## pepper
==> flow/design.v (excerpt) <==
module Viterbi(Dx, Rx, oen, rxrdy, clock, seqrdy,reset
    );
Size: about 250 flip-flops.
clock: 4.94 ns
lec_check: 0
cap_margin: 5
core_aspect_ratio: 1.58
core_margin: 2
core_utilization: 72
cts_cluster_diameter: 348
cts_cluster_size: 57
max_routing_layer: met4
place_density: 0.66
setup_slack_margin: -0.36
slew_margin: 10
run.sh (not shown) runs the stock make flow with config.mk's settings and CLKGATE_MAP_FILE=.
What ended pepper was a tool error in 5_1_grt; the run never finished.
Relative to pepper, the following input files were edited for harbor:
- CORE_MARGIN changed from 2 to 3
- CTS_CLUSTER_SIZE changed from 57 to 15
- PLACE_DENSITY_LB_ADDON newly set to 0.2
- ABC_AREA newly set to 1
- PLACE_DENSITY removed (was 0.66)
- SETUP_SLACK_MARGIN removed (was -0.36)
- CTS_CLUSTER_DIAMETER changed from 348 to 72
- CAP_MARGIN changed from 5 to 20
- CORE_ASPECT_RATIO changed from 1.58 to 0.99
- the clock period (ns, I/O delays scaled along) changed from 4.94 to 7.8
--- outcome ---
Seen in the log of pepper: GRT-0232 during 5_1_grt, after which the run never completed.
harbor: no failed stages, no open violations at the end
Taking pepper as the reference, in harbor share of synthesized cell area in full adder, half adder and majority cells flat, number of distinct standard cells referenced by the synthesized netlist down 23, number of CTS-inserted buffers up 12, placed cell area down about 18%.
harbor vs pepper — yosys synthesis chip area dropped about 3.3%.
Compared with pepper, harbor shows a lower chip area.
Per the comparison of harbor with pepper, number of nets in the synthesized netlist climbed about 20%, instance count of the mapped netlist saw an increase.
Input changes introduced in juniper (baseline for comparison: harbor):
- MAX_ROUTING_LAYER: met4 -> unset
- CTS_CLUSTER_SIZE: 15 -> 83
- SLEW_MARGIN: 10 -> 20
- PLACE_DENSITY_LB_ADDON: 0.2 -> 0.16
- CORE_MARGIN: 3 -> 2
- CORE_ASPECT_RATIO: 0.99 -> unset
- CTS_CLUSTER_DIAMETER: 72 -> 370
- the clock period (ns, I/O delays scaled along): 7.8 -> 6.29
Findings:
- The higher post-CTS setup buffer count came out of juniper.
- Area of the core region: juniper and harbor compared, higher one is juniper
- juniper never completed, since it errored out during 5_1_grt.
- juniper ends up with a quantity of gates resized following cts that is 212 higher than in harbor.
- [compare] base=harbor new=juniper: area of the die went down by 2.6%, setup slack after placement has decreased.
Edits applied to the flow inputs when going from juniper to indigo:
- changing CORE_UTILIZATION from 72 to 68
- changing PLACE_DENSITY_LB_ADDON from 0.16 to 0.06
- removing CTS_CLUSTER_SIZE (formerly 83)
- changing CTS_CLUSTER_DIAMETER from 370 to 255
- changing the clock period (ns, I/O delays scaled along) from 6.29 to 8.0
[summary]
- indigo against juniper: number of CTS-inserted buffers shows an increase of 21, width of the die shows an increase of 2.8%, effective utilization at floorplan shows a reduction of 4.5 points.
- Post-placement cell area (juniper / indigo): 1.09
- Between indigo and juniper, the post-CTS setup buffer count is lower for indigo.
- The flow did not stop early for indigo: all stages ran, and the layout cleared the timing, DRC and antenna checks.
### indigo -> onyx
- clearing PLACE_DENSITY_LB_ADDON, which used to be 0.06
- clearing CTS_CLUSTER_DIAMETER, which used to be 255
- clearing ABC_AREA, which used to be 1
- swapping 68 for 52 in CORE_UTILIZATION
- swapping 8.0 for 3.79 in the clock period (ns, I/O delays scaled along)
Findings:
Detailed route, onyx vs indigo: via total higher for onyx. No crash in onyx: every stage finished, but the layout fails its final checks due to negative setup slack. Summary — worst slack on hold paths, onyx relative to indigo: lower, by 0.012 ns. Sort onyx and indigo by routability congestion estimate from global placement, descending, and onyx comes first. Between onyx and indigo, setup TNS is lower for onyx, indigo comes in above that. On onyx: data-path buffer share of cell area in the final layout is 13 points higher than what indigo gave.
What garnet does differently from onyx at the input level:
- CTS_CLUSTER_DIAMETER: unset -> 382
- TNS_END_PERCENT: unset -> 5
- CTS_CLUSTER_SIZE: unset -> 10
- SETUP_SLACK_MARGIN: unset -> 2.58
- CORE_UTILIZATION: 52 -> 72
- the clock period (ns, I/O delays scaled along): 3.79 -> 8.67
--- outcome ---
garnet | status: complete | timing, DRC, antenna: pass. On garnet: worst setup slack is 4.27 ns higher than what onyx gave. Between onyx and garnet, the flow reports cell area after layout decreasing by more than 10%.
